### flow/run.sh
#!/bin/bash
# the make line also repeats each setting of config.mk as NAME=value (left out here)
make -C /OpenROAD-flow-scripts/flow DESIGN_CONFIG=/design/flow/config.mk WORK_HOME=/design/flow/orfs CLKGATE_MAP_FILE= finish
### flow/config.mk
export PLATFORM = sky130hd
export DESIGN_NAME = sorting_system
export DESIGN_NICKNAME = sorting_system
export VERILOG_FILES = /design/flow/design.v
export SDC_FILE = /design/flow/constraint.sdc
export NUM_CORES = 4
export LEC_CHECK = 0
export CAP_MARGIN = 20
export CELL_PAD_IN_SITES_GLOBAL_PLACEMENT = 0
export CORE_ASPECT_RATIO = 0.5
export CORE_MARGIN = 4
export CORE_UTILIZATION = 57
export MAX_ROUTING_LAYER = met5
export PLACE_DENSITY = 0.81
export SETUP_SLACK_MARGIN = 0.53
export SLEW_MARGIN = 20
export TNS_END_PERCENT = 5
### flow/constraint.sdc
create_clock -name core_clock -period 3.06 [get_ports {clk}]
set_input_delay 0.6120 -clock core_clock [delete_from_list [all_inputs] [get_ports {clk}]]
set_output_delay 0.6120 -clock core_clock [all_outputs]
set_load 0.01 [all_outputs]
### flow/design.v
`timescale 1ns / 1ps
module sorting_system(
    input wire clk,              
    input wire rst_n,            
    input wire btn_manual_1,     
    input wire btn_manual_2,     
    input wire sensor_out,
    output wire s0, s1,
    output wire s2, s3,
    output wire led_r, led_g, led_b,
    input wire ir_sensor,        
    output wire servo_pwm_1,     
    output wire servo_pwm_2,     
    output wire led_ir_status    
);
    wire [1:0] detected_color;  
    tcs3200_core_v3 #(
        .SAMPLE_TIME(2500)
    ) color_sensor_inst (
        .clk(clk), .rst_n(rst_n),
        .sensor_out(sensor_out),
        .s0(s0), .s1(s1), .s2(s2), .s3(s3),
        .color_id(detected_color),
        .led_r(led_r), .led_g(led_g), .led_b(led_b)
    );
    reg ir_s1, ir_s2;
    wire ir_edge;
    always @(posedge clk) begin
        if (rst_n) begin
            ir_s1 <= 1'b1;
            ir_s2 <= 1'b1;
        end else begin
            ir_s1 <= ir_sensor;
            ir_s2 <= ir_s1;
        end
    end
    assign ir_edge = (ir_s2 == 1'b1 && ir_s1 == 1'b0);
    assign led_ir_status = ~ir_s2;  
    reg trig_1, trig_2;
    always @(posedge clk) begin
        if (rst_n) begin
            trig_1 <= 0;
            trig_2 <= 0;
        end else begin
            trig_1 <= 0;
            trig_2 <= 0;
            if (ir_edge) begin
                if (detected_color == 2'd1) trig_1 <= 1;
                else if (detected_color == 2'd2) trig_2 <= 1;
            end
        end
    end
    servo_core #(
        .START_DELAY(26250),
        .HOLD_TIME(30000)
    ) servo_1_inst (
        .clk(clk), .rst_n(rst_n),
        .activate(trig_1 | btn_manual_1),
        .pwm_out(servo_pwm_1)
    );
    servo_core #(
        .START_DELAY(50000),
        .HOLD_TIME(30000)
    ) servo_2_inst (
        .clk(clk), .rst_n(rst_n),
        .activate(trig_2 | btn_manual_2),
        .pwm_out(servo_pwm_2)
    );
endmodule
module tcs3200_core_v3(
    input clk, rst_n, sensor_out,
    output wire s0, s1,
    output reg s2, s3,
    output reg [1:0] color_id,
    output reg led_r, led_g, led_b
);
    assign s0 = 1; assign s1 = 1;  
    parameter SAMPLE_TIME = 12500000;  
    localparam RED=0, BLUE=1, GREEN=2;
    reg [1:0] state;
    reg [31:0] timer, counter;
    reg [31:0] r_val, g_val, b_val;
    reg s_in_d, s_in_d2;
    wire s_edge = s_in_d & ~s_in_d2;
    always @(posedge clk) begin
        if (rst_n) begin s_in_d <= 1'b0; s_in_d2 <= 1'b0; end
        else begin s_in_d <= sensor_out; s_in_d2 <= s_in_d; end
    end
    always @(posedge clk) begin
        if (rst_n) begin
            state <= RED; timer <= 0; counter <= 0; s2 <= 0; s3 <= 0;
            r_val <= 0; g_val <= 0; b_val <= 0;
            color_id <= 0; led_r<=0; led_g<=0; led_b<=0;
        end else begin
            if (timer < SAMPLE_TIME) begin
                timer <= timer + 1;
                if (s_edge) counter <= counter + 1;
            end else begin
                timer <= 0; counter <= 0;
                case(state)
                    RED: begin r_val <= counter; state <= BLUE; s2<=0; s3<=1; end
                    BLUE: begin b_val <= counter; state <= GREEN; s2<=1; s3<=1; end
                    GREEN: begin
                        g_val <= counter; state <= RED; s2<=0; s3<=0;
                        if ((r_val + g_val + b_val) > 1000) begin
                            if(r_val > g_val && r_val > b_val) begin
                                color_id <= 1; led_r<=1; led_g<=0; led_b<=0;
                            end else if(g_val > r_val && g_val > b_val) begin
                                color_id <= 2; led_r<=0; led_g<=1; led_b<=0;
                            end else if(b_val > r_val && b_val > g_val) begin
                                color_id <= 3; led_r<=0; led_g<=0; led_b<=1;
                            end
                        end else begin
                             led_r<=0; led_g<=0; led_b<=0;
                        end
                    end
                    default: begin state <= RED; s2<=0; s3<=0; end
                endcase
            end
        end
    end
endmodule
module servo_core #(
    parameter START_DELAY = 0,       
    parameter HOLD_TIME = 125000000  
)(
    input clk, rst_n, activate,
    output reg pwm_out
);
    parameter PWM_TOP = 2500;        
    parameter MIN_PULSE = 62;        
    parameter TARGET_PULSE = 146;    
    parameter STEP = 1;              
    reg [31:0] cnt;
    reg [31:0] duty;
    localparam IDLE=0, WAIT_DELAY=1, MOVE=2, HOLD=3, RETURN=4;
    reg [2:0] state;
    reg [31:0] general_timer;  
    always @(posedge clk) begin
        if (rst_n) begin
            state <= IDLE; duty <= MIN_PULSE; general_timer <= 0;
            cnt <= 0; pwm_out <= 0;
        end else begin
            if (cnt < PWM_TOP) cnt <= cnt + 1; else cnt <= 0;
            pwm_out <= (cnt < duty) ? 1 : 0;
            case(state)
                IDLE: begin
                    duty <= MIN_PULSE;
                    general_timer <= 0;
                    if (activate) begin
                        if (START_DELAY > 0) state <= WAIT_DELAY;
                        else state <= MOVE;
                    end
                end
                WAIT_DELAY: begin
                    if (general_timer < START_DELAY) begin
                        general_timer <= general_timer + 1;
                    end else begin
                        general_timer <= 0;
                        state <= MOVE;
                    end
                end
                MOVE: begin
                    if (duty < TARGET_PULSE) duty <= duty + STEP;
                    else begin
                        duty <= TARGET_PULSE;
                        general_timer <= 0;
                        state <= HOLD;
                    end
                end
                HOLD: begin
                    if (general_timer < HOLD_TIME) general_timer <= general_timer + 1;
                    else state <= RETURN;
                end
                RETURN: begin
                    if (duty > MIN_PULSE) duty <= duty - STEP;
                    else state <= IDLE;
                end
                default: state <= IDLE;
            endcase
        end
    end
endmodule
==> results of run 1 <==
[routing by layer]
metal	global-route usage, %	up-vias	routed length [um]	share of wire [%]
met1	35.57	9575	24880	42
met5	0	-	0	0
met4	8.715	0	1946	3.3
met3	3.888	185	4607	7.8
li1	-	9684	-	-
met2	46.57	896	27430	47
[layout make-up]
cell class,count,area share (%)
Clock buffer,48,3.994
Clock inverter,12,0.6155
Inverter,167,2.390
Multi-Input combinational cell,1995,52.27
Sequential cell,380,29.20
Tap cell,484,2.309
Timing Repair Buffer,302,9.228
[per-stage QoR]
step	worst slack, ns	hold slack, ns
after CTS	-1.077	0.3885
after floorplan	-0.9375	0.4033
after global routing	-1.219	0.4172
final	-1.080	0.4087
after detailed placement	-1.149	0.4280
after global placement	-1.077	0.4225
[repair_timing]
action                                  CTS  global route
pin swaps                                37           113
cloned                                    0             1
endpoints found under the hold margin     0             0
gates resized                            79           160
setup buffers                             3             3
endpoints found under the setup margin  157           215
==> metrics.csv, run 1 <==
stage,metric,value,unit
outcome,status,"complete, but fails checks",
outcome,Layout Check Fails,setup timing,
critical_path,Crit. End Element,flip-flop,
layout,P&R area growth vs syn,23.25,%
drt,DR iter-0 viols,2331,
place,DP HPWL,38.69,mm
logic_synthesis,Synth area leader,dfxtp_1,
layout,Finished Cell Area,0.02622,sq mm
logic_synthesis,"Distinct cells, synth",86,
clocking,"CTS clk-pin slew, worst paths",0.07,ns
die,row cnt,49,
clocking,CTS H-Tree Depth,2,
global_route,largest net degree at the start of global routing,98,
power,Clk power,0.00467,W
clocking,clock root cell,clkbuf_16,
drt,post-route ant nets,0,
critical_path,CP max FO,6,
logic_synthesis,yosys adder share,14.71,%
logic_synthesis,top cells by count,"dfxtp_1 (380), nand2_1 (322), nor2_1 (261), a21oi_1 (257), ha_1 (199)",
critical_path,CP peak stage delay,0.55,ns
drt,drt drc,0,
logic_synthesis,ys flop type,dfxtp_1,
clocking,CTS Buf Count,36,
die,die area,0.04067,sq mm
logic_synthesis,Syn Inst Count,2595,
logic_synthesis,yosys xor share,3.911,%
timing,Final Hold Viols,0,
power,Comb power,0.000402,W
logic_synthesis,ys cells,2595,
timing,clock skew,0.02190,ns
logic_synthesis,Post-synth seq share,35.76,%
worst_hold_path,WHS Path Cells,2,
logic_synthesis,cell with the most instances after synthesis,dfxtp_1,
power,Int Pwr,0.007811,W
timing,Fin Setup TNS,-5.299,ns
logic_synthesis,post-synth top area share,35.76,%
drt,final WL,58.86,mm
power,Main power group,sequential cells,
place,routability congestion estimate,0.9238,
power,VDD IR max,0.4222,mV
timing,crit share post-route,135.3,%
critical_path,RR Startpoint,color_sensor_inst.b_val[1],
logic_synthesis,Logic family by area,simple AND/OR/NAND/NOR gates,
critical_path,crit path from,color_sensor_inst.b_val[1],
global_route,vias in the first global route,19020,
drt,total number of vias,20340,
layout,register area,0.007656,sq mm
clocking,clk buf depth,3,
logic_synthesis,"mux frac, synth",0.4528,%
power,Pwr Density,385.6,mW/mm^2
timing,setup ws final,-1.080,ns
logic_synthesis,simple share,21.69,%
timing,Peak Freq,0.2416,GHz
power,Sw Pwr,0.002300,W
logic_synthesis,Synth Cell Area,0.02128,sq mm
worst_hold_path,min-delay src,rst_n,
critical_path,Top Family by Delay on Critical Path,simple AND/OR/NAND/NOR gates,
clocking,clock latency on the worst-skew pair,0.55,ns
place,DP Area,0.02398,sq mm
worst_hold_path,Hold Path End,servo_2_inst.duty[0],
timing,relative slew slack,47.65,%
power,clock network fraction of design power,46.1,%
layout,Fillers,2490,
die,Die X,281.2,um
worst_hold_path,Worst Hold Class,primary input to flip-flop,
clocking,Sink Count,380,
clocking,hold_buf cts,0,
die,Pre-Place Util,58.52,%
die,Core ar.,0.03636,sq mm
global_route,antenna violations before repair,1,
critical_path,Startpoint Class,flip-flop,
timing,RSZ-0062 raised after global routing,yes,
global_route,first-pass GRT wire length,91.83,mm
critical_path,worst path cell trace,fa_1 > ha_2 > fa_2 > a21o_1 > a221o_2 > a21oi_4 > mux2_4 > a311oi_2 > nand4_1 > or4_1 > or4_4 > or3b_1 > o211ai_1,
drt,diode count,0,
layout,Final nets,3119,
timing,# setup viols final,5,
critical_path,critical path depth,13,
drt,DR pass1 iterations,6,
critical_path,RR Endpoint,color_sensor_inst.led_g,
global_route,Total GRT Usage,27.06,%
logic_synthesis,Yosys warnings,4,
logic_synthesis,Yosys chip area,0.02128,sq mm
logic_synthesis,Complex Gates by Area,18.24,%
critical_path,crit path DRT,3.48,ns
critical_path,critical path class,flip-flop to flip-flop,
clocking,CTS tree,built,
critical_path,Crit path arrival time,4.56,ns
logic_synthesis,Post-synth ARST share,0,%
power,Sequential Power Share,49.9,%
critical_path,Worst R2R Path Depth,13,
timing,worst-margin pin slew,0.7852,ns
timing,Max Slew Vio Count,0,
logic_synthesis,syn avg cell area,8.199,sq um
power,Leak,10.64,nW
logic_synthesis,Post-synth EDFFs,0,
power,Logic pwr share,4.0,%
logic_synthesis,Synthesized registers,380,
drt,DR vias/cell,6.004,
layout,Logic area,0.01371,sq mm
power,seq pwr,0.00504,W
layout,Finished Core Util,72.13,%
run,tool warnings,32,
power,Switching Fraction,22.75,%
power,Pwr Total,0.01011,W
timing,crit path time final,4.140,ns
logic_synthesis,Cell area leaders,"dfxtp_1 (36%), ha_1 (12%), a21oi_1 (6.0%)",
die,Die Ht,144.6,um
layout,Finished Layout Cells,3388,
critical_path,worst reg2reg setup slack,-1.08,ns
place,IO buf count,13,
place,placed insts,3321,
die,I/O pin cnt,16,
global_route,global route overflow,0,
critical_path,Buf/Inv on CP,0,
drt,drt wl/cell,17.37,um
run,Max-Cap Viols,0,
critical_path,CP max stage cell,or4_4,
critical_path,crit path capture,color_sensor_inst.led_g,
==> inputs of run 2 (changes only) <==
ABC_AREA = 0   (was default)
CELL_PAD_IN_SITES_GLOBAL_PLACEMENT = 2   (was 0)
CORE_ASPECT_RATIO = default   (was 0.5)
CORE_MARGIN = 2   (was 4)
CORE_UTILIZATION = 68   (was 57)
MAX_ROUTING_LAYER = default   (was met5)
MIN_ROUTING_LAYER = met1   (was default)
PLACE_DENSITY = default   (was 0.81)
PLACE_DENSITY_LB_ADDON = 0.12   (was default)
SETUP_SLACK_MARGIN = 1.09   (was 0.53)
SLEW_MARGIN = 10   (was 20)
TNS_END_PERCENT = default   (was 5)
clock period = 4.27 ns   (was 3.06 ns; I/O delays follow)
==> run 2 against run 1 <==
  * The flow now stops in 3_1_place_gp_skip_io
  * Die area decreased by 20%
  * Area after synthesis unchanged
  * Synthesized cell count unchanged
==> metrics.csv, run 2 <==
stage,metric,value,unit,change
logic_synthesis,syn avg cell area,8.199,sq um,unchanged
outcome,status,did not finish,,
die,die area,0.03272,sq mm,-20%
logic_synthesis,Logic family by area,simple AND/OR/NAND/NOR gates,,
logic_synthesis,Yosys chip area,0.02128,sq mm,unchanged
logic_synthesis,top cells by count,"dfxtp_1 (380), nand2_1 (322), nor2_1 (261), a21oi_1 (257), ha_1 (199)",,
logic_synthesis,post-synth top area share,35.76,%,unchanged
die,Die Ht,180.9,um,+25%
die,Core ar.,0.03067,sq mm,-16%
logic_synthesis,simple share,21.69,%,unchanged
logic_synthesis,yosys xor share,3.911,%,unchanged
logic_synthesis,Syn Inst Count,2595,,unchanged
outcome,First Error,[ERROR FLW-0024] Place density exceeds 1.0 (current PLACE_DENSITY_LB_ADDON =  0.12). Please check if the value of  PLACE_DENSITY_LB_ADDON is between 0 and 0.99.,,
logic_synthesis,Synth Cell Area,0.02128,sq mm,unchanged
die,row cnt,64,,+31%
logic_synthesis,Complex Gates by Area,18.24,%,unchanged
logic_synthesis,Yosys warnings,4,,unchanged
die,Pre-Place Util,69.37,%,+11 points
logic_synthesis,Synthesized registers,380,,unchanged
logic_synthesis,Synth area leader,dfxtp_1,,
logic_synthesis,Post-synth ARST share,0,%,unchanged
outcome,Last stage,3_1_place_gp_skip_io,,
die,Die X,180.9,um,-36%
logic_synthesis,yosys adder share,14.71,%,unchanged
logic_synthesis,ys cells,2595,,unchanged
logic_synthesis,cell with the most instances after synthesis,dfxtp_1,,
logic_synthesis,"mux frac, synth",0.4528,%,unchanged
logic_synthesis,ys flop type,dfxtp_1,,
logic_synthesis,Post-synth seq share,35.76,%,unchanged
logic_synthesis,Cell area leaders,"dfxtp_1 (36%), ha_1 (12%), a21oi_1 (6.0%)",,
logic_synthesis,Post-synth EDFFs,0,,unchanged
logic_synthesis,"Distinct cells, synth",86,,unchanged
==> inputs of run 3 (changes only) <==
ABC_AREA = default   (was 0)
CELL_PAD_IN_SITES_GLOBAL_PLACEMENT = default   (was 2)
CORE_UTILIZATION = 65   (was 68)
CTS_CLUSTER_DIAMETER = 30   (was default)
CTS_CLUSTER_SIZE = 59   (was default)
MAX_ROUTING_LAYER = met4   (was default)
MIN_ROUTING_LAYER = default   (was met1)
PLACE_DENSITY_LB_ADDON = default   (was 0.12)
SETUP_SLACK_MARGIN = -0.35   (was 1.09)
SLEW_MARGIN = 20   (was 10)
clock period = 4.55 ns   (was 4.27 ns; I/O delays follow)
==> run 3 against run 2 <==
  * Synthesized cell count unchanged
  * Area after synthesis unchanged
  * Die area up 4.5%
  * Now clean on timing, DRC and antenna
==> metrics.csv, run 3 <==
stage,metric,value,unit,change
clocking,CTS H-Tree Depth,3,,
power,Logic pwr share,2.4,%,
die,I/O pin cnt,16,,
power,seq pwr,0.00341,W,
power,Main power group,clock,,
timing,crit share post-route,97.32,%,
critical_path,crit path capture,color_sensor_inst.color_id[1],,
power,clock network fraction of design power,61.9,%,
worst_hold_path,Hold Path End,color_sensor_inst.timer[0],,
clocking,post-CTS setup buffer count,0,,
global_route,global route overflow,0,,
worst_hold_path,min-delay src,color_sensor_inst.timer[0],,
logic_synthesis,post-synth top area share,35.76,%,unchanged
critical_path,CP peak stage delay,0.59,ns,
timing,crit path time final,4.428,ns,
logic_synthesis,"mux frac, synth",0.4528,%,unchanged
timing,# setup viols final,0,,
die,row cnt,66,,+3.1%
layout,Final nets,2884,,
critical_path,Worst R2R Path Depth,13,,
logic_synthesis,Post-synth seq share,35.76,%,unchanged
clocking,CTS Buf Count,80,,
place,DP Area,0.02183,sq mm,
power,Sequential Power Share,35.8,%,
die,Core ar.,0.03237,sq mm,+5.5%
logic_synthesis,Post-synth ARST share,0,%,unchanged
layout,Fillers,2401,,
timing,Peak Freq,0.2258,GHz,
power,Clk power,0.00589,W,
critical_path,critical path class,flip-flop to flip-flop,,
drt,post-route ant nets,0,,
critical_path,worst path cell trace,fa_1 > ha_1 > fa_1 > a21o_1 > a221o_2 > a21oi_2 > mux2_1 > a311oi_1 > nand4_1 > or4_1 > or4_4 > and3_4 > o21ai_1,,
drt,drt wl/cell,16.81,um,
logic_synthesis,Synthesized registers,380,,unchanged
clocking,CTS resizes,0,,
run,Max-Cap Viols,0,,
power,Pwr Density,386.2,mW/mm^2,
clocking,"CTS clk-pin slew, worst paths",0.05,ns,
critical_path,critical path depth,13,,
place,IO buf count,13,,
logic_synthesis,Cell area leaders,"dfxtp_1 (36%), ha_1 (12%), a21oi_1 (6.0%)",,
logic_synthesis,Complex Gates by Area,18.24,%,unchanged
logic_synthesis,"Distinct cells, synth",86,,unchanged
power,Sw Pwr,0.002276,W,
layout,Logic area,0.01283,sq mm,
critical_path,Crit. End Element,flip-flop,,
logic_synthesis,Syn Inst Count,2595,,unchanged
global_route,largest net degree at the start of global routing,85,,
logic_synthesis,Synth area leader,dfxtp_1,,
layout,P&R area growth vs syn,15.85,%,
worst_hold_path,WHS Path Cells,1,,
layout,Finished Cell Area,0.02465,sq mm,
critical_path,Startpoint Class,flip-flop,,
power,Int Pwr,0.007241,W,
global_route,first-pass GRT wire length,87.80,mm,
logic_synthesis,Synth Cell Area,0.02128,sq mm,unchanged
critical_path,CP max FO,6,,
drt,total number of vias,18960,,
power,VDD IR max,0.3623,mV,
place,Post-Place Worst Slack,0.1548,ns,
power,Pwr Total,0.009518,W,
die,Die X,184.9,um,+2.2%
die,die area,0.03420,sq mm,+4.5%
timing,Final Hold Viols,0,,
global_route,vias in the first global route,18400,,
critical_path,most frequent CP cell,fa_1,,
clocking,Sink Count,380,,
critical_path,crit path from,color_sensor_inst.b_val[1],,
clocking,CTS tree,built,,
outcome,status,"complete, no violations",,
critical_path,crit path DRT,5.09,ns,
critical_path,Top Family by Delay on Critical Path,simple AND/OR/NAND/NOR gates,,
logic_synthesis,Yosys warnings,4,,unchanged
timing,hold slack,0.4566,ns,
logic_synthesis,yosys xor share,3.911,%,unchanged
timing,worst-margin pin slew,1.020,ns,
place,DP HPWL,36.37,mm,
power,Leak,9.732,nW,
drt,diode count,0,,
critical_path,Crit path arrival time,4.97,ns,
timing,setup ws final,0.1221,ns,
critical_path,Buf/Inv on CP,0,,
logic_synthesis,simple share,21.69,%,unchanged
timing,clock skew,0.02630,ns,
drt,final WL,53.03,mm,
logic_synthesis,syn avg cell area,8.199,sq um,unchanged
critical_path,RR Startpoint,color_sensor_inst.b_val[1],,
logic_synthesis,Logic family by area,simple AND/OR/NAND/NOR gates,,
drt,DR vias/cell,6.011,,
logic_synthesis,ys cells,2595,,unchanged
logic_synthesis,Yosys chip area,0.02128,sq mm,unchanged
clocking,clock root cell,clkbuf_16,,
timing,relative slew slack,31.84,%,
layout,Finished Core Util,76.14,%,
power,Switching Fraction,23.92,%,
critical_path,CP max stage cell,or4_4,,
place,routability congestion estimate,0.9322,,
global_route,antenna violations before repair,0,,
global_route,Total GRT Usage,32.14,%,
run,tool warnings,31,,
power,Comb power,0.000224,W,
clocking,clock latency on the worst-skew pair,0.61,ns,
die,Die Ht,184.9,um,+2.2%
clocking,hold_buf cts,0,,
worst_hold_path,Worst Hold Class,flip-flop to flip-flop,,
critical_path,worst reg2reg setup slack,0.12,ns,
logic_synthesis,cell with the most instances after synthesis,dfxtp_1,,
logic_synthesis,yosys adder share,14.71,%,unchanged
logic_synthesis,Post-synth EDFFs,0,,unchanged
drt,DR pass1 iterations,6,,
logic_synthesis,ys flop type,dfxtp_1,,
timing,Max Slew Vio Count,0,,
critical_path,RR Endpoint,color_sensor_inst.color_id[1],,
die,Pre-Place Util,65.72,%,-3.6 points
clocking,clk buf depth,3,,
drt,DR iter-0 viols,1359,,
drt,drt drc,0,,
logic_synthesis,top cells by count,"dfxtp_1 (380), nand2_1 (322), nor2_1 (261), a21oi_1 (257), ha_1 (199)",,
layout,register area,0.007607,sq mm,
-- run 3: final cells by class --
class	instances	share of cell area, %
clock buffers	94	8.660
clock inverters	53	2.772
inverters	167	2.543
multi-input cells	1994	52.05
flip-flops and latches	380	30.86
well taps	442	2.244
repair buffers	24	0.8681
-- run 3: routing by layer --
| metal | track usage [%] | part of all wire [%] |
|---|---|---|
| met1 | 39.63 | 44 |
| met2 | 53.39 | 48 |
| met3 | 4.817 | 4.9 |
| met4 | 12.13 | 2.5 |
| met5 | - | 0 |
-- run 3: through the flow --
step	setup TNS [ns]	std cells
CTS	0	3154
global route	-0.2639	3154
floorplan	0	2655
global placement	0	3007
finish	0	3154
detailed placement	0	3007
==> inputs of run 4 (changes only) <==
ABC_AREA = 1   (was default)
CELL_PAD_IN_SITES_GLOBAL_PLACEMENT = 0   (was default)
CORE_ASPECT_RATIO = 0.5   (was default)
CORE_UTILIZATION = 72   (was 65)
CTS_CLUSTER_DIAMETER = default   (was 30)
CTS_CLUSTER_SIZE = default   (was 59)
MAX_ROUTING_LAYER = met5   (was met4)
PLACE_DENSITY = 0.81   (was default)
SETUP_SLACK_MARGIN = default   (was -0.35)
TNS_END_PERCENT = 75   (was default)
clock period = 4.22 ns   (was 4.55 ns; I/O delays follow)
==> run 4 against run 3 <==
  * Clock-buffer cell count shrank 48
  * Maximum frequency grew 28%
  * Still clean
  * Critical path depth grew 8
  * Worst hold slack worse by 0.027 ns
  * Synthesized cell count increased by 16%
  * Non-clock buffer count unchanged
  * Combinational power went up to 3.6 times the previous value
  * Sequential cell count did not move
  * First-iteration DRC count up 15%
  * Cell area is 4.1% lower
==> metrics.csv, run 4 <==
stage,metric,value,unit,change
critical_path,Crit. End Element,flip-flop,,
logic_synthesis,ys cells,3021,,+16%
worst_hold_path,min-delay src,ir_s1,,
drt,DR vias/cell,5.682,,-5.5%
logic_synthesis,ys flop type,dfxtp_1,,
logic_synthesis,Synth area leader,dfxtp_1,,
timing,crit share post-route,82.06,%,-15 points
clocking,Sink Count,380,,unchanged
drt,drt wl/cell,14.54,um,-14%
critical_path,critical path class,flip-flop to flip-flop,,
layout,Fillers,2277,,-5.2%
logic_synthesis,Yosys warnings,4,,unchanged
drt,total number of vias,19830,,+4.6%
power,Int Pwr,0.005773,W,-20%
power,seq pwr,0.00375,W,+10%
power,Clk power,0.00323,W,-45%
die,Core ar.,0.03007,sq mm,-7.1%
drt,DR pass1 iterations,5,,-1
critical_path,Worst R2R Path Depth,21,,+8
worst_hold_path,WHS Path Cells,2,,+1
layout,Finished Cell Area,0.02364,sq mm,-4.1%
clocking,CTS Buf Count,34,,-57%
drt,drt drc,0,,unchanged
timing,relative slew slack,32.25,%,+0.41 points
drt,final WL,50.72,mm,-4.3%
logic_synthesis,syn avg cell area,7.234,sq um,-12%
logic_synthesis,Synth Cell Area,0.02185,sq mm,+2.7%
layout,Final nets,3303,,+15%
worst_hold_path,Worst Hold Class,flip-flop to flip-flop,,
timing,Peak Freq,0.2888,GHz,+28%
clocking,clock root cell,clkbuf_16,,
global_route,largest net degree at the start of global routing,68,,-20%
clocking,CTS tree,built,,
critical_path,most frequent CP cell,nand2_1,,
logic_synthesis,Yosys chip area,0.02185,sq mm,+2.7%
die,Die X,250.4,um,+35%
global_route,antenna violations before repair,0,,unchanged
worst_hold_path,Hold Path End,ir_s2,,
critical_path,RR Startpoint,color_sensor_inst.r_val[1],,
clocking,CTS H-Tree Depth,2,,-1
global_route,Total GRT Usage,31.92,%,-0.22 points
critical_path,CP max FO,7,,+1
logic_synthesis,Complex Gates by Area,16.01,%,-2.2 points
timing,Fin Setup TNS,0,ns,unchanged
clocking,clk buf depth,3,,unchanged
power,Logic pwr share,10.3,%,+7.9 points
drt,post-route ant nets,0,,unchanged
place,routability congestion estimate,0.9259,,-0.68%
logic_synthesis,"mux frac, synth",0,%,-0.45 points
timing,clock skew,0.01823,ns,-0.008069 ns
drt,diode count,0,,unchanged
die,row cnt,45,,-32%
power,Comb power,0.000804,W,+260%
logic_synthesis,yosys adder share,14.32,%,-0.39 points
critical_path,Crit path arrival time,3.85,ns,-1.12 ns
outcome,status,"complete, no violations",,
clocking,clock latency on the worst-skew pair,0.54,ns,-0.07 ns
logic_synthesis,Syn Inst Count,3021,,+16%
logic_synthesis,"Distinct cells, synth",61,,-29%
critical_path,worst path cell trace,fa_1 > ha_1 > fa_1 > nand2_1 > nand3_1 > nand3_1 > nand2_1 > nand2_1 > nand2_1 > nand2_1 > nand2_1 > nor2_1 > nand2_1 > nor2_1 > nand3_1 > nor2_1 > nand2_1 > nand2_1 > nand2_1 > nand2_1 > a21oi_1,,
logic_synthesis,Post-synth ARST share,0,%,unchanged
critical_path,crit path from,color_sensor_inst.r_val[1],,
global_route,first-pass GRT wire length,85.48,mm,-2.6%
logic_synthesis,Post-synth seq share,34.81,%,-0.95 points
global_route,global route overflow,0,,unchanged
die,Pre-Place Util,72.69,%,+7.0 points
layout,P&R area growth vs syn,8.175,%,
logic_synthesis,simple share,24.54,%,+2.8 points
place,DP HPWL,37.14,mm,+2.1%
logic_synthesis,Synthesized registers,380,,unchanged
power,VDD IR max,0.3408,mV,-5.9%
clocking,hold_buf cts,0,,unchanged
place,DP Area,0.02250,sq mm,+3.1%
timing,# setup viols final,0,,unchanged
power,Pwr Density,329.2,mW/mm^2,-15%
power,Main power group,sequential cells,,
critical_path,RR Endpoint,color_sensor_inst.led_g,,
power,Leak,10.29,nW,+5.8%
timing,Final Hold Viols,0,,unchanged
logic_synthesis,yosys xor share,1.282,%,-2.6 points
place,Post-Place Worst Slack,0.8184,ns,+0.6636 ns
logic_synthesis,post-synth top area share,34.81,%,-0.95 points
global_route,vias in the first global route,18880,,+2.6%
timing,hold slack,0.4295,ns,-0.02710 ns
critical_path,Startpoint Class,flip-flop,,
logic_synthesis,Logic family by area,simple AND/OR/NAND/NOR gates,,
logic_synthesis,Post-synth EDFFs,0,,unchanged
timing,worst-margin pin slew,1.015,ns,-0.005169 ns
critical_path,crit path capture,color_sensor_inst.led_g,,
logic_synthesis,Cell area leaders,"dfxtp_1 (35%), ha_1 (11%), nand2_1 (9.8%)",,
clocking,CTS resizes,0,,unchanged
logic_synthesis,cell with the most instances after synthesis,nand2_1,,
critical_path,CP peak stage delay,0.46,ns,-0.13 ns
run,Max-Cap Viols,0,,unchanged
layout,Finished Layout Cells,3489,,+11%
die,I/O pin cnt,16,,unchanged
timing,Max Slew Vio Count,0,,unchanged
clocking,"CTS clk-pin slew, worst paths",0.07,ns,+0.02 ns
power,Sw Pwr,0.002009,W,-12%
run,tool warnings,31,,unchanged
power,Sequential Power Share,48.2,%,+12 points
power,Switching Fraction,25.82,%,+1.9 points
critical_path,crit path DRT,4.61,ns,-0.48 ns
timing,crit path time final,3.463,ns,-0.9648 ns
timing,RSZ-0062 raised after global routing,no,,
clocking,post-CTS setup buffer count,0,,unchanged
critical_path,Top Family by Delay on Critical Path,simple AND/OR/NAND/NOR gates,,
timing,setup ws final,0.7569,ns,+0.6348 ns
die,die area,0.03185,sq mm,-6.9%
critical_path,CP max stage cell,fa_1,,
logic_synthesis,top cells by count,"nand2_1 (570), inv_1 (427), dfxtp_1 (380), a21oi_1 (328), nor2_1 (286)",,
power,clock network fraction of design power,41.5,%,-20 points
critical_path,critical path depth,21,,+8
critical_path,worst reg2reg setup slack,0.76,ns,+0.63 ns
critical_path,Buf/Inv on CP,0,,unchanged
place,IO buf count,13,,unchanged
drt,DR iter-0 viols,1568,,+15%
die,Die Ht,127.2,um,-31%
place,placed insts,3429,,+14%
==> run 4: routing by layer <==
metal,global-route usage [%],vias to the layer above,wire [um]
li1,-,10070,-
met1,41.97,9087,22970
met2,55.20,566,23380
met3,4.666,103,3268
met4,9.123,0,1106
met5,0,-,0
==> run 4: metrics by stage <==
step | util (%) | total power, W
floorplan | - | 0.004391
finish | 78.63 | 0.007782
global placement | 74.84 | 0.004587
global route | 78.63 | 0.008068
detailed placement | 74.84 | 0.004609
CTS | 78.62 | 0.007794
==> run 4: final cells by class <==
cell class                 count  area, sq um  share of cell area (%)
clock buffer                  46        977.2                   4.133
tap                          399        499.2                   2.112
inverter                     443         1663                   7.034
clock inverter                14        158.9                  0.6721
sequential                   380         7607                   32.18
multi-input combinational   2183        12530                   52.98
timing repair buffer          24        210.2                  0.8891
==> inputs of run 5 (changes only) <==
ABC_AREA = default   (was 1)
CAP_MARGIN = 25   (was 20)
CELL_PAD_IN_SITES_DETAIL_PLACEMENT = 1   (was default)
CORE_ASPECT_RATIO = 0.97   (was 0.5)
CORE_MARGIN = 4   (was 2)
CORE_UTILIZATION = 57   (was 72)
SETUP_SLACK_MARGIN = 0.02   (was default)
SLEW_MARGIN = 10   (was 20)
TNS_END_PERCENT = 5   (was 75)
clock period = 3.84 ns   (was 4.22 ns; I/O delays follow)
==> run 5 against run 4 <==
  * The run now fails in 5_1_grt
  * Synthesized cell count fell by 14%
  * Area after synthesis fell by 2.7%
  * Die area rose by 27%
==> metrics.csv, run 5 <==
stage,metric,value,unit,change
clocking,CTS Buf Count,40,,+18%
logic_synthesis,Post-synth seq share,35.76,%,+0.95 points
logic_synthesis,top cells by count,"dfxtp_1 (380), nand2_1 (322), nor2_1 (261), a21oi_1 (257), ha_1 (199)",,
die,I/O pin cnt,16,,unchanged
logic_synthesis,Logic family by area,simple AND/OR/NAND/NOR gates,,
global_route,Total GRT Usage,77.62,%,
logic_synthesis,Yosys chip area,0.02128,sq mm,-2.7%
logic_synthesis,Post-synth ARST share,0,%,unchanged
logic_synthesis,Synth area leader,dfxtp_1,,
clocking,hold_buf cts,0,,unchanged
clocking,clk buf depth,3,,unchanged
clocking,CTS H-Tree Depth,2,,unchanged
die,Core ar.,0.03678,sq mm,+22%
die,die area,0.04048,sq mm,+27%
clocking,clock root cell,clkbuf_16,,
logic_synthesis,simple share,21.69,%,-2.8 points
die,row cnt,69,,+53%
clocking,Sink Count,380,,unchanged
logic_synthesis,syn avg cell area,8.199,sq um,+13%
place,routability congestion estimate,0.9570,,+3.4%
global_route,global route overflow,166,,
logic_synthesis,Yosys warnings,4,,unchanged
logic_synthesis,Synth Cell Area,0.02128,sq mm,-2.7%
logic_synthesis,ys flop type,dfxtp_1,,
logic_synthesis,ys cells,2595,,-14%
logic_synthesis,yosys xor share,3.911,%,+2.6 points
logic_synthesis,Synthesized registers,380,,unchanged
logic_synthesis,yosys adder share,14.71,%,+0.39 points
logic_synthesis,"Distinct cells, synth",86,,+41%
place,DP Area,0.02317,sq mm,+3.0%
die,Die X,204.2,um,-18%
logic_synthesis,Cell area leaders,"dfxtp_1 (36%), ha_1 (12%), a21oi_1 (6.0%)",,
logic_synthesis,Syn Inst Count,2595,,-14%
die,Pre-Place Util,57.85,%,-15 points
place,IO buf count,13,,unchanged
outcome,Last stage,5_1_grt,,
logic_synthesis,"mux frac, synth",0.4528,%,+0.45 points
logic_synthesis,Complex Gates by Area,18.24,%,+2.2 points
outcome,status,did not finish,,
logic_synthesis,cell with the most instances after synthesis,dfxtp_1,,
logic_synthesis,post-synth top area share,35.76,%,+0.95 points
place,DP HPWL,63.45,mm,+71%
logic_synthesis,Post-synth EDFFs,0,,unchanged
outcome,First Error,[ERROR GRT-0232] Routing congestion too high. Check the congestion heatmap in the GUI.,,
place,placed insts,3230,,-5.8%
die,Die Ht,198.3,um,+56%
==> run 5: repair_timing <==
item | in CTS
hold endpoints to repair | 0
gates resized | 12
pin swaps | 8
setup buffers | 1
setup endpoints to repair | 10
==> run 5: routing by layer <==
layer  global-route usage (%)  GRT overflow
met4                    82.11            89
met5                    22.26             0
met3                    62.89             3
met1                    77.30             3
met2                    92.58            71
==> run 5: stage by stage <==
stage,setup slack [ns],hold WS (ns),util [%],total power [W]
after floorplan,-0.1575,0.4033,-,0.004287
after global placement,-0.3682,0.4291,62.98,0.004361
after detailed placement,-0.6097,0.4613,63.00,0.004408
after CTS,-0.5340,0.4703,66.76,0.008456
==> inputs of run 6 (changes only) <==
ABC_AREA = 1   (was default)
CAP_MARGIN = 20   (was 25)
CELL_PAD_IN_SITES_DETAIL_PLACEMENT = default   (was 1)
CELL_PAD_IN_SITES_GLOBAL_PLACEMENT = default   (was 0)
CORE_ASPECT_RATIO = default   (was 0.97)
CORE_MARGIN = 2   (was 4)
CORE_UTILIZATION = 72   (was 57)
CTS_CLUSTER_DIAMETER = 36   (was default)
HOLD_SLACK_MARGIN = 0.29   (was default)
MAX_ROUTING_LAYER = default   (was met5)
PLACE_DENSITY = default   (was 0.81)
PLACE_DENSITY_LB_ADDON = 0.01   (was default)
SETUP_SLACK_MARGIN = 0.66   (was 0.02)
SLEW_MARGIN = 20   (was 10)
TNS_END_PERCENT = default   (was 5)
clock period = 2.79 ns   (was 3.84 ns; I/O delays follow)
==> run 6 against run 5 <==
  * Synthesized cell count up 16%
  * Area after synthesis increased by 2.7%
  * The flow again stops in 5_1_grt
  * Die area shrank 22%
==> metrics.csv, run 6 <==
stage,metric,value,unit,change
clocking,Sink Count,380,,unchanged
die,Core ar.,0.02980,sq mm,-19%
logic_synthesis,Post-synth seq share,34.81,%,-0.95 points
logic_synthesis,Synthesized registers,380,,unchanged
die,Die Ht,178.2,um,-10%
die,die area,0.03176,sq mm,-22%
die,Die X,178.2,um,-13%
logic_synthesis,Post-synth EDFFs,0,,unchanged
logic_synthesis,ys cells,3021,,+16%
clocking,CTS H-Tree Depth,2,,unchanged
logic_synthesis,syn avg cell area,7.234,sq um,-12%
logic_synthesis,ys flop type,dfxtp_1,,
logic_synthesis,Yosys warnings,4,,unchanged
logic_synthesis,yosys xor share,1.282,%,-2.6 points
logic_synthesis,Synth area leader,dfxtp_1,,
die,I/O pin cnt,16,,unchanged
logic_synthesis,top cells by count,"nand2_1 (570), inv_1 (427), dfxtp_1 (380), a21oi_1 (328), nor2_1 (286)",,
clocking,clock root cell,clkbuf_16,,
outcome,status,did not finish,,
logic_synthesis,Cell area leaders,"dfxtp_1 (35%), ha_1 (11%), nand2_1 (9.8%)",,
logic_synthesis,Yosys chip area,0.02185,sq mm,+2.7%
logic_synthesis,Syn Inst Count,3021,,+16%
outcome,First Error,[ERROR GRT-0232] Routing congestion too high. Check the congestion heatmap in the GUI.,,
logic_synthesis,Logic family by area,simple AND/OR/NAND/NOR gates,,
logic_synthesis,"mux frac, synth",0,%,-0.45 points
clocking,clk buf depth,3,,unchanged
logic_synthesis,Post-synth ARST share,0,%,unchanged
logic_synthesis,post-synth top area share,34.81,%,-0.95 points
logic_synthesis,"Distinct cells, synth",61,,-29%
place,IO buf count,13,,unchanged
die,row cnt,63,,-8.7%
logic_synthesis,yosys adder share,14.32,%,-0.39 points
logic_synthesis,Complex Gates by Area,16.01,%,-2.2 points
global_route,Total GRT Usage,88.67,%,
clocking,CTS Buf Count,51,,+28%
outcome,Last stage,5_1_grt,,
logic_synthesis,Synth Cell Area,0.02185,sq mm,+2.7%
logic_synthesis,simple share,24.54,%,+2.8 points
place,DP HPWL,42.49,mm,-33%
die,Pre-Place Util,73.35,%,+15 points
logic_synthesis,cell with the most instances after synthesis,nand2_1,,
global_route,global route overflow,520,,
place,routability congestion estimate,0.9359,,-2.2%
run 6: through the flow:
| stage | power, W | setup slack [ns] | instance area (sq um) | utilization [%] | std cells |
|---|---|---|---|---|---|
| 2_1_floorplan | 0.006643 | 0.01077 | 22100 | - | 3081 |
| 4_1_cts | 0.01363 | -0.2166 | 26900 | 90.27 | 3743 |
| 3_3_place_gp | 0.007117 | -0.2669 | 23660 | 79.41 | 3568 |
| 3_5_place_dp | 0.007178 | -0.3914 | 23660 | 79.41 | 3568 |
run 6: timing repair:
item,4_1_cts
resized,251
setup buffers,76
hold buffers,0
gates cloned,4
pin swaps,74
endpoints found under the setup margin,212
run 6: metal layers:
metal  GRT overflow  global-route usage (%)
met1              7                   85.63
met2            277                   101.9
met3             11                   75.96
met4            223                   97.83
met5              2                   45.35
==> inputs of run 7 (changes only) <==
CTS_CLUSTER_DIAMETER = default   (was 36)
HOLD_SLACK_MARGIN = default   (was 0.29)
PLACE_DENSITY = 0.39   (was default)
PLACE_DENSITY_LB_ADDON = default   (was 0.01)
SETUP_SLACK_MARGIN = default   (was 0.66)
clock period = 3.21 ns   (was 2.79 ns; I/O delays follow)
==> run 7 against run 6 <==
  * Now clean on timing, DRC and antenna
  * Area after synthesis stayed put
  * Synthesized cell count stayed put
  * Die area stayed put
==> metrics.csv, run 7 <==
stage,metric,value,unit,change
outcome,status,"complete, no violations",,
timing,Final Hold Viols,0,,
critical_path,Worst R2R Path Depth,22,,
die,die area,0.03176,sq mm,unchanged
worst_hold_path,Hold Path End,ir_s2,,
timing,hold slack,0.4328,ns,
power,Pwr Total,0.01113,W,
logic_synthesis,ys cells,3021,,unchanged
clocking,clock root cell,clkbuf_16,,
logic_synthesis,Syn Inst Count,3021,,unchanged
critical_path,crit path from,color_sensor_inst.g_val[1],,
drt,drt wl/cell,16.01,um,
logic_synthesis,"mux frac, synth",0,%,unchanged
logic_synthesis,Logic family by area,simple AND/OR/NAND/NOR gates,,
logic_synthesis,Yosys warnings,4,,unchanged
timing,Fin Setup TNS,0,ns,
critical_path,RR Startpoint,color_sensor_inst.g_val[1],,
die,I/O pin cnt,16,,unchanged
critical_path,Buf/Inv on CP,1,,
power,Pwr Density,456.5,mW/mm^2,
logic_synthesis,post-synth top area share,34.81,%,unchanged
critical_path,CP max stage cell,fa_1,,
critical_path,CP peak stage delay,0.55,ns,
logic_synthesis,Synth area leader,dfxtp_1,,
clocking,Sink Count,380,,unchanged
drt,drt drc,0,,
timing,RSZ-0062 raised after global routing,yes,,
critical_path,Crit path arrival time,3.58,ns,
timing,worst-margin pin slew,0.9984,ns,
timing,crit share post-route,98.60,%,
drt,post-route ant nets,0,,
place,IO buf count,13,,unchanged
power,Clk power,0.00504,W,
critical_path,CP max FO,3,,
timing,Peak Freq,0.3159,GHz,
critical_path,crit path capture,color_sensor_inst.led_g,,
power,seq pwr,0.00494,W,
power,Comb power,0.00116,W,
die,Die Ht,178.2,um,unchanged
layout,register area,0.007617,sq mm,
logic_synthesis,Post-synth EDFFs,0,,unchanged
power,Main power group,clock,,
clocking,CTS tree,built,,
logic_synthesis,Synthesized registers,380,,unchanged
worst_hold_path,min-delay src,ir_s1,,
timing,relative slew slack,33.36,%,
die,Core ar.,0.02980,sq mm,unchanged
global_route,largest net degree at the start of global routing,74,,
critical_path,most frequent CP cell,nand2_2,,
run,Max-Cap Viols,0,,
layout,Fillers,2018,,
timing,setup ws final,0.04485,ns,
critical_path,RR Endpoint,color_sensor_inst.led_g,,
power,VDD IR max,0.5327,mV,
clocking,CTS Buf Count,40,,-22%
place,routability congestion estimate,0.9508,,+1.6%
power,Sw Pwr,0.002785,W,
drt,diode count,0,,
drt,DR pass1 iterations,6,,
global_route,Total GRT Usage,34.49,%,
die,row cnt,63,,unchanged
power,Sequential Power Share,44.3,%,
drt,final WL,56.29,mm,
power,Int Pwr,0.008349,W,
logic_synthesis,simple share,24.54,%,unchanged
logic_synthesis,top cells by count,"nand2_1 (570), inv_1 (427), dfxtp_1 (380), a21oi_1 (328), nor2_1 (286)",,
drt,DR iter-0 viols,1883,,
critical_path,Startpoint Class,flip-flop,,
worst_hold_path,WHS Path Cells,2,,
worst_hold_path,Worst Hold Class,flip-flop to flip-flop,,
place,DP HPWL,39.44,mm,-7.2%
logic_synthesis,ys flop type,dfxtp_1,,
logic_synthesis,Complex Gates by Area,16.01,%,unchanged
critical_path,critical path class,flip-flop to flip-flop,,
critical_path,Top Family by Delay on Critical Path,simple AND/OR/NAND/NOR gates,,
logic_synthesis,syn avg cell area,7.234,sq um,unchanged
run,tool warnings,32,,
global_route,vias in the first global route,19580,,
critical_path,Crit. End Element,flip-flop,,
power,Logic pwr share,10.4,%,
power,clock network fraction of design power,45.2,%,
critical_path,worst path cell trace,fa_1 > ha_4 > fa_2 > nand2_2 > nand3_2 > nand3_2 > nand2_2 > nand2_2 > nand2_2 > buf_6 > nand2_2 > nand2_1 > nand2_1 > nand3_1 > nor2_1 > nand2_1 > nor2_1 > nand2_2 > nand2_2 > nand2_4 > nand2_2 > a21oi_2,,
layout,Final nets,3333,,
die,Die X,178.2,um,unchanged
logic_synthesis,yosys xor share,1.282,%,unchanged
layout,Logic area,0.01275,sq mm,
layout,Finished Cell Area,0.02439,sq mm,
logic_synthesis,Post-synth ARST share,0,%,unchanged
critical_path,critical path depth,22,,
clocking,CTS H-Tree Depth,2,,unchanged
critical_path,worst reg2reg setup slack,0.04,ns,
clocking,clock latency on the worst-skew pair,0.54,ns,
timing,# setup viols final,0,,
global_route,global route overflow,0,,
drt,DR vias/cell,5.893,,
logic_synthesis,Yosys chip area,0.02185,sq mm,unchanged
timing,crit path time final,3.165,ns,
logic_synthesis,"Distinct cells, synth",61,,unchanged
critical_path,crit path DRT,3.63,ns,
global_route,antenna violations before repair,1,,
power,Leak,10.58,nW,
clocking,"CTS clk-pin slew, worst paths",0.06,ns,
layout,P&R area growth vs syn,11.61,%,
drt,total number of vias,20720,,
global_route,first-pass GRT wire length,91.14,mm,
power,Switching Fraction,25.01,%,
logic_synthesis,Post-synth seq share,34.81,%,unchanged
place,Post-Place Worst Slack,0.04329,ns,+0.4347 ns
timing,Max Slew Vio Count,0,,
logic_synthesis,cell with the most instances after synthesis,nand2_1,,
logic_synthesis,Synth Cell Area,0.02185,sq mm,unchanged
place,DP Area,0.02268,sq mm,-4.1%
die,Pre-Place Util,73.35,%,unchanged
clocking,clk buf depth,3,,unchanged
logic_synthesis,yosys adder share,14.32,%,unchanged
timing,clock skew,0.02007,ns,
logic_synthesis,Cell area leaders,"dfxtp_1 (35%), ha_1 (11%), nand2_1 (9.8%)",,
-- run 7: per-layer routing --
layer | routed length [um] | global-route usage, %
met2 | 26980 | 60.61
met4 | 1865 | 11.62
met1 | 23930 | 43.68
met3 | 3497 | 4.540
met5 | 13 | 0
-- run 7: layout make-up --
class                   instances  area share (%)
clock buffers                  54           4.776
clock inverters                17           1.108
inverters                     443           6.817
multi-input cells            2183           52.25
flip-flops and latches        380           31.23
well taps                     390           2.001
repair buffers                 48           1.816
-- run 7: through the flow --
stage / cells / util [%]
3_5_place_dp: 3442 / 76.12
5_1_grt: 3515 / 81.86
4_1_cts: 3513 / 80.94
3_3_place_gp: 3442 / 76.12
2_1_floorplan: 3081 / -
6_report: 3515 / 81.86
-- run 7: timing repair --
action / 4_1_cts / 5_1_grt
buffers inserted: 0 / 1
gates resized: 0 / 70
setup endpoints to repair: 0 / 5
hold buffers: 0 / 0
==> inputs of run 8 (changes only) <==
CORE_UTILIZATION = 63   (was 72)
PLACE_DENSITY = 0.4   (was 0.39)
clock period = 4.74 ns   (was 3.21 ns; I/O delays follow)
==> run 8 against run 7 <==
  * Still clean on timing, DRC and antenna
  * Synthesized cell count unchanged
  * Utilization shrank 12 points
  * Routed wire length is 7.2% lower
  * Total power decreased by 33%
  * Combinational power fell by 38%
  * Die area rose by 14%
==> metrics.csv, run 8 <==
stage,metric,value,unit,change
outcome,status,"complete, no violations",,
die,die area,0.03620,sq mm,+14%
logic_synthesis,"mux frac, synth",0,%,unchanged
power,Sequential Power Share,45.0,%,+0.7 points
layout,Final nets,3310,,-0.69%
critical_path,RR Endpoint,color_sensor_inst.led_g,,
logic_synthesis,Synth area leader,dfxtp_1,,
die,Die X,190.3,um,+6.7%
drt,diode count,0,,unchanged
timing,crit path time final,3.412,ns,+0.2473 ns
logic_synthesis,ys cells,3021,,unchanged
power,VDD IR max,0.3522,mV,-34%
timing,worst-margin pin slew,0.9904,ns,-0.008025 ns
clocking,post-CTS setup buffer count,0,,unchanged
critical_path,Worst R2R Path Depth,21,,-4.5%
critical_path,CP max FO,7,,+4
drt,met2 routed WL,24.32,mm,-9.8%
logic_synthesis,Synth Cell Area,0.02185,sq mm,unchanged
logic_synthesis,syn avg cell area,7.234,sq um,unchanged
power,Logic pwr share,9.7,%,-0.7 points
logic_synthesis,post-synth top area share,34.81,%,unchanged
die,Die Ht,190.3,um,+6.7%
layout,register area,0.007607,sq mm,-0.13%
clocking,clk buf depth,3,,unchanged
logic_synthesis,Synthesized registers,380,,unchanged
global_route,antenna violations before repair,0,,-1
drt,drt wl/cell,14.69,um,-8.3%
drt,total number of vias,19680,,-5.0%
drt,DR pass1 iterations,6,,unchanged
global_route,Total GRT Usage,29.39,%,-5.1 points
logic_synthesis,yosys xor share,1.282,%,unchanged
run,Max-Cap Viols,0,,unchanged
critical_path,worst reg2reg setup slack,1.33,ns,+1.28 ns
critical_path,most frequent CP cell,nand2_1,,
global_route,first-pass GRT wire length,88.43,mm,-3.0%
drt,final WL,52.25,mm,-7.2%
drt,top routing layer in use,met4,,
critical_path,worst path cell trace,fa_1 > ha_1 > fa_1 > nand2_1 > nand3_1 > nand3_1 > nand2_1 > nand2_1 > nand2_1 > nand2_1 > nand2_1 > nor2_1 > nand2_1 > nor2_1 > nand3_1 > nor2_1 > nand2_1 > nand2_1 > nand2_1 > nand2_1 > a21oi_1,,
die,I/O pin cnt,16,,unchanged
critical_path,RR Startpoint,color_sensor_inst.r_val[1],,
critical_path,Crit. End Element,flip-flop,,
logic_synthesis,Yosys warnings,4,,unchanged
drt,drt drc,0,,unchanged
timing,setup ws final,1.328,ns,+1.283 ns
clocking,"CTS clk-pin slew, worst paths",0.06,ns,about the same
logic_synthesis,Cell area leaders,"dfxtp_1 (35%), ha_1 (11%), nand2_1 (9.8%)",,
critical_path,CP peak stage delay,0.45,ns,-0.10 ns
clocking,CTS H-Tree Depth,2,,unchanged
power,Switching Fraction,25.04,%,+0.031 points
place,routability congestion estimate,0.9340,,-1.8%
drt,DR vias/cell,5.532,,-6.1%
logic_synthesis,simple share,24.54,%,unchanged
clocking,CTS tree,built,,
global_route,global route overflow,0,,unchanged
critical_path,Startpoint Class,flip-flop,,
logic_synthesis,"Distinct cells, synth",61,,unchanged
critical_path,critical path depth,21,,-4.5%
drt,DR iter-0 viols,1431,,-24%
logic_synthesis,ys flop type,dfxtp_1,,
timing,Max Slew Vio Count,0,,unchanged
logic_synthesis,Complex Gates by Area,16.01,%,unchanged
timing,RSZ-0062 raised after global routing,no,,
clocking,clock latency on the worst-skew pair,0.56,ns,+0.02 ns
worst_hold_path,min-delay src,ir_s1,,
clocking,CTS Buf Count,41,,+2.5%
layout,P&R area growth vs syn,9.761,%,
logic_synthesis,Post-synth ARST share,0,%,unchanged
critical_path,crit path DRT,5.17,ns,+1.54 ns
die,Core ar.,0.03437,sq mm,+15%
power,Main power group,clock,,
drt,met3 wire len,2.501,mm,-28%
logic_synthesis,Yosys chip area,0.02185,sq mm,unchanged
worst_hold_path,Hold Path End,ir_s2,,
critical_path,crit path from,color_sensor_inst.r_val[1],,
drt,post-route ant nets,0,,unchanged
power,Pwr Density,309.4,mW/mm^2,-32%
critical_path,critical path class,flip-flop to flip-flop,,
power,Int Pwr,0.005564,W,-33%
logic_synthesis,cell with the most instances after synthesis,nand2_1,,
critical_path,Crit path arrival time,3.84,ns,+0.26 ns
critical_path,Buf/Inv on CP,0,,-1
power,Comb power,0.000721,W,-38%
power,Sw Pwr,0.001859,W,-33%
power,Leak,10.42,nW,-1.4%
worst_hold_path,WHS Path Cells,2,,unchanged
place,Post-Place Worst Slack,1.338,ns,+1.295 ns
logic_synthesis,top cells by count,"nand2_1 (570), inv_1 (427), dfxtp_1 (380), a21oi_1 (328), nor2_1 (286)",,
critical_path,crit path capture,color_sensor_inst.led_g,,
place,IO buf count,13,,unchanged
die,row cnt,68,,+7.9%
clocking,hold_buf cts,0,,unchanged
timing,relative slew slack,33.90,%,+0.54 points
power,seq pwr,0.00334,W,-32%
logic_synthesis,Post-synth EDFFs,0,,unchanged
timing,# setup viols final,0,,unchanged
critical_path,Top Family by Delay on Critical Path,simple AND/OR/NAND/NOR gates,,
place,DP HPWL,38.55,mm,-2.3%
layout,Logic area,0.01252,sq mm,-1.7%
timing,Peak Freq,0.2930,GHz,-7.2%
clocking,CTS resizes,0,,unchanged
timing,Final Hold Viols,0,,unchanged
layout,Fillers,2908,,+44%
clocking,Sink Count,380,,unchanged
global_route,largest net degree at the start of global routing,52,,-30%
power,Clk power,0.00336,W,-33%
clocking,clock root cell,clkbuf_16,,
critical_path,CP max stage cell,fa_1,,
logic_synthesis,Syn Inst Count,3021,,unchanged
logic_synthesis,Post-synth seq share,34.81,%,unchanged
drt,M1 wire length,23.96,mm,+0.13%
timing,clock skew,0.01049,ns,-0.009575 ns
power,clock network fraction of design power,45.3,%,about the same
logic_synthesis,Logic family by area,simple AND/OR/NAND/NOR gates,,
global_route,vias in the first global route,18740,,-4.3%
timing,crit share post-route,71.99,%,-27 points
logic_synthesis,yosys adder share,14.32,%,unchanged
die,Pre-Place Util,63.58,%,-9.8 points
run,tool warnings,31,,-3.1%
worst_hold_path,Worst Hold Class,flip-flop to flip-flop,,
timing,Fin Setup TNS,0,ns,unchanged
run 8: layout make-up:
class                           instances  area share [%]
Sequential cell                       380           31.71
Tap cell                              455           2.373
Clock buffer                           53           4.799
Multi-Input combinational cell       2183           52.21
Inverter                              443           6.932
Clock inverter                         19           1.101
Timing Repair Buffer                   24          0.8763
run 8: per-stage QoR:
step                      instances  util (%)  power [W]  instance area (sq um)  hold slack [ns]
after floorplan                3081         -   0.003909                  22080           0.4004
after global placement         3485     65.67   0.004097                  22570           0.4091
after detailed placement       3485     65.67   0.004114                  22570           0.4159
after CTS                      3557     69.79   0.007475                  23990           0.4326
after global routing           3557     69.79   0.007725                  23990           0.4584
final                          3557     69.79   0.007423                  23990           0.4281
run 8: layer usage:
layer | track usage, % | vias to the layer above
li1 | - | 10100
met1 | 39.30 | 9023
met2 | 49.28 | 461
met3 | 3.625 | 98
met4 | 9.988 | 0
met5 | 0 | -
==> inputs of run 9 (changes only) <==
CELL_PAD_IN_SITES_GLOBAL_PLACEMENT = 0   (was default)
CORE_ASPECT_RATIO = 0.5   (was default)
CORE_UTILIZATION = 70   (was 63)
HOLD_SLACK_MARGIN = 0.3   (was default)
MAX_ROUTING_LAYER = met5   (was default)
PLACE_DENSITY = 0.6   (was 0.4)
SETUP_SLACK_MARGIN = 0.53   (was default)
TNS_END_PERCENT = 5   (was default)
clock period = 3.06 ns   (was 4.74 ns; I/O delays follow)
==> run 9 against run 8 <==
  * The layout now fails its checks (setup timing)
  * Worst hold slack worse by 0.021 ns
  * Register-to-register slack worse by 1.4 ns
  * Utilization up 11 points
  * Area after synthesis unchanged
  * Critical path type unchanged
  * Critical endpoint unchanged
==> metrics.csv, run 9 <==
stage,metric,value,unit,change
logic_synthesis,"mux frac, synth",0,%,unchanged
critical_path,crit path from,color_sensor_inst.b_val[18],,
logic_synthesis,Synthesized registers,380,,unchanged
clocking,clock latency on the worst-skew pair,0.54,ns,-0.02 ns
logic_synthesis,Yosys warnings,4,,unchanged
drt,DR vias/cell,5.715,,+3.3%
clocking,CTS tree,built,,
timing,relative slew slack,48.84,%,+15 points
power,Sw Pwr,0.002826,W,+52%
logic_synthesis,simple share,24.54,%,unchanged
timing,Max Slew Vio Count,0,,unchanged
global_route,largest net degree at the start of global routing,66,,+27%
critical_path,Worst R2R Path Depth,17,,-19%
critical_path,RR Startpoint,color_sensor_inst.b_val[18],,
place,DP HPWL,38.57,mm,about the same
drt,DR pass1 iterations,6,,unchanged
worst_hold_path,min-delay src,rst_n,,
layout,Final nets,3364,,+1.6%
power,Switching Fraction,26.40,%,+1.4 points
worst_hold_path,WHS Path Cells,2,,unchanged
logic_synthesis,"Distinct cells, synth",61,,unchanged
global_route,vias in the first global route,19100,,+1.9%
timing,Peak Freq,0.3219,GHz,+9.8%
logic_synthesis,post-synth top area share,34.81,%,unchanged
timing,crit path time final,3.107,ns,-0.3056 ns
clocking,Sink Count,380,,unchanged
clocking,clk buf depth,3,,unchanged
critical_path,RR Endpoint,color_sensor_inst.led_g,,
layout,P&R area growth vs syn,13.04,%,
power,Pwr Density,433.2,mW/mm^2,+40%
logic_synthesis,syn avg cell area,7.234,sq um,unchanged
drt,final WL,54.73,mm,+4.8%
clocking,"CTS clk-pin slew, worst paths",0.07,ns,about the same
timing,worst-margin pin slew,0.7665,ns,-0.2239 ns
logic_synthesis,cell with the most instances after synthesis,nand2_1,,
die,Pre-Place Util,71.62,%,+8.0 points
power,seq pwr,0.00516,W,+54%
die,die area,0.03274,sq mm,-9.6%
critical_path,critical path depth,17,,-19%
clocking,CTS Buf Count,34,,-17%
power,Comb power,0.00129,W,+79%
logic_synthesis,ys cells,3021,,unchanged
timing,Fin Setup TNS,-0.1027,ns,-0.1027 ns
critical_path,Top Family by Delay on Critical Path,simple AND/OR/NAND/NOR gates,,
logic_synthesis,Synth area leader,dfxtp_1,,
drt,DR iter-0 viols,1714,,+20%
critical_path,CP max FO,4,,-3
critical_path,worst path cell trace,fa_1 > ha_1 > nand2_1 > nor2_1 > inv_1 > nor3_1 > o21ai_0 > nand4_1 > nand3_1 > nor2_1 > nand2_1 > nor2_2 > nand2_4 > nand2_2 > nand2_2 > nand2_1 > a21oi_1,,
timing,crit share post-route,101.5,%,+30 points
place,routability congestion estimate,0.9358,,+0.19%
die,Die X,253.9,um,+33%
power,VDD IR max,0.5295,mV,+50%
logic_synthesis,Post-synth ARST share,0,%,unchanged
place,Post-Place Worst Slack,0.00001310,ns,-1.338 ns
power,Main power group,sequential cells,,
drt,drt wl/cell,15.31,um,+4.3%
die,I/O pin cnt,16,,unchanged
critical_path,worst reg2reg setup slack,-0.05,ns,-1.37 ns
timing,Final Hold Viols,0,,unchanged
logic_synthesis,Post-synth EDFFs,0,,unchanged
place,IO buf count,13,,unchanged
clocking,hold_buf cts,0,,unchanged
logic_synthesis,Complex Gates by Area,16.01,%,unchanged
drt,drt drc,0,,unchanged
global_route,global route overflow,0,,unchanged
outcome,Layout Check Fails,setup timing,,
logic_synthesis,Yosys chip area,0.02185,sq mm,unchanged
logic_synthesis,Cell area leaders,"dfxtp_1 (35%), ha_1 (11%), nand2_1 (9.8%)",,
critical_path,Crit. End Element,flip-flop,,
timing,# setup viols final,3,,+3
logic_synthesis,top cells by count,"nand2_1 (570), inv_1 (427), dfxtp_1 (380), a21oi_1 (328), nor2_1 (286)",,
logic_synthesis,yosys adder share,14.32,%,unchanged
power,Sequential Power Share,48.2,%,+3.2 points
logic_synthesis,ys flop type,dfxtp_1,,
drt,total number of vias,20430,,+3.8%
layout,Finished Layout Cells,3574,,+0.48%
logic_synthesis,Syn Inst Count,3021,,unchanged
run,tool warnings,34,,+9.7%
critical_path,crit path capture,color_sensor_inst.led_g,,
timing,hold slack,0.4070,ns,-0.02104 ns
timing,setup ws final,-0.04688,ns,-1.374 ns
power,clock network fraction of design power,39.7,%,-5.6 points
logic_synthesis,Post-synth seq share,34.81,%,unchanged
global_route,antenna violations before repair,0,,unchanged
power,Logic pwr share,12.0,%,+2.3 points
critical_path,Crit path arrival time,3.50,ns,-0.34 ns
global_route,first-pass GRT wire length,88.38,mm,about the same
critical_path,critical path class,flip-flop to flip-flop,,
power,Leak,10.70,nW,+2.7%
critical_path,most frequent CP cell,nand2_1,,
critical_path,crit path DRT,3.46,ns,-1.71 ns
die,Die Ht,128.9,um,-32%
place,placed insts,3508,,+0.66%
drt,diode count,0,,unchanged
global_route,Total GRT Usage,32.64,%,+3.2 points
power,Pwr Total,0.01070,W,+44%
power,Int Pwr,0.007877,W,+42%
worst_hold_path,Hold Path End,servo_1_inst.duty[30],,
critical_path,Buf/Inv on CP,1,,+1
die,row cnt,45,,-34%
power,Clk power,0.00425,W,+26%
timing,clock skew,0.02777,ns,+0.01727 ns
logic_synthesis,yosys xor share,1.282,%,unchanged
logic_synthesis,Synth Cell Area,0.02185,sq mm,unchanged
logic_synthesis,Logic family by area,simple AND/OR/NAND/NOR gates,,
critical_path,CP max stage cell,fa_1,,
worst_hold_path,Worst Hold Class,primary input to flip-flop,,
die,Core ar.,0.03052,sq mm,-11%
clocking,CTS H-Tree Depth,2,,unchanged
timing,RSZ-0062 raised after global routing,yes,,
drt,post-route ant nets,0,,unchanged
outcome,status,"complete, but fails checks",,
clocking,clock root cell,clkbuf_16,,
critical_path,Startpoint Class,flip-flop,,
critical_path,CP peak stage delay,0.54,ns,+0.09 ns
run,Max-Cap Viols,0,,unchanged
==> run 9: metal layers <==
layer	wire length [um]	part of all wire, %	global-route usage [%]
met5	0	0	0
met4	1334	2.4	9.170
met3	3592	6.6	4.977
met2	25660	47	56.27
met1	24140	44	42.92
==> run 9: through the flow <==
| step | cell area (sq um) | utilization, % |
|---|---|---|
| 2_1_floorplan | 22100 | - |
| 3_3_place_gp | 22960 | 75.23 |
| 3_5_place_dp | 22990 | 75.32 |
| 4_1_cts | 24220 | 79.38 |
| 5_1_grt | 24700 | 80.96 |
| 6_report | 24700 | 80.96 |
==> run 9: area by class of cell <==
class,instances,area [sq um]
flip-flops and latches,380,7630
multi-input cells,2183,13090
fillers,2227,5812
well taps,423,529.3
repair buffers,85,713.2
clock buffers,45,933.4
inverters,443,1670
clock inverters,15,135.1
==> run 9: what timing repair did <==
action | 4_1_cts | 5_1_grt
buffers inserted | 6 | 0
resized | 28 | 122
setup endpoints to repair | 9 | 119
pin swaps | 15 | 87
gates cloned | 0 | 0
Power is estimated from default activity; no workload was simulated.
